## job 4886
## smm
module smm(input clk, reset,
           input [7:0] readdata,
           output we, 
			  output [15:0] address,
			  output [7:0] writedata);
wire buffR, buffIR, buffAH, mdamux, buffAL, adrmux, srcbmux;
wire [1:0] pcmux, acmux;
wire [2:0] aluop;
wire [15:0] addr;
wire [7:0] wdata, instr;
wire zero;
datapath dp(clk, reset, we, buffIR, buffAH, buffAL, buffR, srcbmux, adrmux, acmux, pcmux, aluop, readdata, addr, wdata, instr, zero);
controller cu(clk, reset, zero, instr, buffIR, buffAH, buffAL, buffR, srcbmux, adrmux, we, pcmux, acmux, aluop);
assign writedata = wdata;
assign address = addr;
endmodule
==> flow/config.mk <==
export PLATFORM = sky130hd
export DESIGN_NAME = smm
export DESIGN_NICKNAME = smm
export VERILOG_FILES = /design/flow/design.v
export SDC_FILE = /design/flow/constraint.sdc
export NUM_CORES = 4
export LEC_CHECK = 0
export ABC_AREA = 1
export CAP_MARGIN = 0
export CELL_PAD_IN_SITES_GLOBAL_PLACEMENT = 0
export CORE_ASPECT_RATIO = 0.91
export CORE_MARGIN = 2
export CORE_UTILIZATION = 70
export CTS_CLUSTER_DIAMETER = 261
export CTS_CLUSTER_SIZE = 15
export GPL_TIMING_DRIVEN = 1
export HOLD_SLACK_MARGIN = 0.21
export PLACE_DENSITY_LB_ADDON = 0.11
export SETUP_SLACK_MARGIN = 0.72
export SLEW_MARGIN = 10
==> flow/constraint.sdc <==
create_clock -name core_clock -period 3.85 [get_ports {clk}]
set_input_delay 0.7700 -clock core_clock [delete_from_list [all_inputs] [get_ports {clk}]]
set_output_delay 0.7700 -clock core_clock [all_outputs]
set_load 0.01 [all_outputs]
run.sh (not shown) runs the stock make flow with config.mk's settings and CLKGATE_MAP_FILE=.
Job 4886 | ERROR | global routing (5_1_grt)
--- input diff job 4886..job 6456 ---
- swapping 70 for 26 in CORE_UTILIZATION
- swapping 0.72 for 0.45 in SETUP_SLACK_MARGIN
- swapping 2 for 9 in CORE_MARGIN
- swapping 10 for 30 in SLEW_MARGIN
- clearing CTS_CLUSTER_SIZE, which used to be 15
- swapping 261 for 393 in CTS_CLUSTER_DIAMETER
- putting GPL_ROUTABILITY_DRIVEN at 0 where nothing was set
- putting MAX_ROUTING_LAYER at met4 where nothing was set
- swapping 0.91 for 0.69 in CORE_ASPECT_RATIO
- swapping 3.85 for 3.68 in the clock period (ns, I/O delays scaled along)
==> results <==
- [compare] base=job 4886 new=job 6456: number of buffers added for setup after CTS fell by 3.6%; top-level I/O count stayed essentially flat; number of cells upsized or downsized after cts now smaller.
- Job 6456: all stages complete, timing, DRC and antenna checks passed
- Against job 4886, job 6456 comes in 11% higher on area of placed instances.
- The higher die span in y came out of job 6456.
Edits applied to the flow inputs when going from job 6456 to job 2269:
- CAP_MARGIN: 0 -> 20
- GPL_ROUTABILITY_DRIVEN: 0 -> unset
- CELL_PAD_IN_SITES_GLOBAL_PLACEMENT: 0 -> unset
- GPL_TIMING_DRIVEN: 1 -> unset
- HOLD_SLACK_MARGIN: 0.21 -> unset
- ABC_AREA: 1 -> unset
- SETUP_SLACK_MARGIN: 0.45 -> unset
- CTS_CLUSTER_DIAMETER: 393 -> unset
- CORE_MARGIN: 9 -> 2
- CORE_UTILIZATION: 26 -> 40
- CORE_ASPECT_RATIO: 0.69 -> unset
- PLACE_DENSITY_LB_ADDON: 0.11 -> unset
- MAX_ROUTING_LAYER: met4 -> unset
- PLACE_DENSITY: unset -> 0.6
- SLEW_MARGIN: 30 -> 20
- the clock period (ns, I/O delays scaled along): 3.68 -> 5.0
Notes after the runs:
Against job 6456, job 2269 reports a total of fill cells in the finished design that is lower. Delta (job 2269 minus job 6456): worst setup slack dropped 0.041 ns, routed via count dropped 12%, sequential share of layout area climbed 4.9 points. Diff job 6456 -> job 2269 | routed wire length | decrease of about 11%. Compared with job 6456, synthesized area per cell in job 2269 increased by more than a quarter. [job 2269 vs job 6456] largest net degree at the start of global routing: lower in job 2269.
Edits applied to the flow inputs when going from job 2269 to job 4819:
- TNS_END_PERCENT: unset -> 40
- ABC_AREA: unset -> 1
- CORE_UTILIZATION: 40 -> 48
- CTS_CLUSTER_DIAMETER: unset -> 389
- CORE_MARGIN: 2 -> 9
- PLACE_DENSITY: 0.6 -> 0.41
- MAX_ROUTING_LAYER: unset -> met4
- CORE_ASPECT_RATIO: unset -> 1.8
- CTS_CLUSTER_SIZE: unset -> 98
Results
For the count of clock-buffer cells in the layout, job 4819 came in 2 higher than job 2269 did. In job 4819, the number of buffers outside the clock class in the layout came out about 44% below the value in job 2269. When job 4819 is set beside job 2269, its compound-cell area share of the yosys netlist turns out to be 4.9 points smaller. Job 4819 — number of nets in the layout 160 higher, job 2269 as reference. Critical path's largest stage delay on job 4819 is down relative to job 2269. Job 4819 vs job 2269 — post-route standard cell area excluding fillers dropped by a few percent. Layout overhead on the synthesized area for job 4819 is lower than for job 2269.
The following lists how job 7371 was set up differently from job 4819:
- swapping 1.8 for 0.91 in CORE_ASPECT_RATIO
- clearing ABC_AREA, which used to be 1
- clearing PLACE_DENSITY, which used to be 0.41
- putting PLACE_DENSITY_LB_ADDON at 0.04 where nothing was set
- swapping 48 for 40 in CORE_UTILIZATION
- putting SETUP_SLACK_MARGIN at -0.12 where nothing was set
- clearing MAX_ROUTING_LAYER, which used to be met4
- putting GPL_TIMING_DRIVEN at 0 where nothing was set
- clearing TNS_END_PERCENT, which used to be 40
- putting MIN_ROUTING_LAYER at met2 where nothing was set
- clearing CTS_CLUSTER_SIZE, which used to be 98
- swapping 20 for 40 in SLEW_MARGIN
- putting HOLD_SLACK_MARGIN at -0.06 where nothing was set
- swapping 9 for 2 in CORE_MARGIN
- clearing CTS_CLUSTER_DIAMETER, which used to be 389
### Flow results
No crash in job 7371: every stage finished, but the layout fails its final checks due to negative setup slack. Delta(sequential share of layout area, job 7371 - job 4819) < 0. Delta (job 7371 minus job 4819): filler cell count rose about 11%, switching portion of total power fell 1.5 points, global routing met1 resource utilization fell 21 points, wire length rose about 3%, largest net degree at the start of global routing rose 58%. Re smallest hold slack: job 7371 and job 4819 aren't equal, and the higher value belongs to job 7371. Going from job 4819 to job 7371, design area grew by a few percent.
The inputs of job 421 differ from those of job 7371 as listed below.
- an added CTS_CLUSTER_SIZE of 98
- an added MAX_ROUTING_LAYER of met4
- a change of CORE_UTILIZATION from 40 to 58
- a deleted CORE_ASPECT_RATIO that had been 0.91
- a deleted PLACE_DENSITY_LB_ADDON that had been 0.04
- a deleted MIN_ROUTING_LAYER that had been met2
- a change of SLEW_MARGIN from 40 to 20
- a deleted HOLD_SLACK_MARGIN that had been -0.06
- a change of CORE_MARGIN from 2 to 9
- an added PLACE_DENSITY of 0.41
- an added ABC_AREA of 1
- an added CTS_CLUSTER_DIAMETER of 389
- an added TNS_END_PERCENT of 40
- a deleted GPL_TIMING_DRIVEN that had been 0
- a deleted SETUP_SLACK_MARGIN that had been -0.12
[summary]
- Job 421 went all the way through the flow, and no timing, DRC or antenna check failed.
- In the reports for job 7371 and job 421, the smaller post-route clock period utilization belongs to job 421.
- Comparing job 7371 and job 421, the higher weighted congestion at the end of routability-driven global placement was measured on job 7371.
- Measured against each other, job 7371 and job 421 differ in net load switching power, the lower figure coming from job 421.
- The portion of total power attributed to the clock network of job 421 falls short of that of job 7371 by 3.5 points.
- Between job 7371 and job 421, chip width is lower for job 421, job 7371 comes in above that.
Power is estimated from default activity; no workload was simulated.
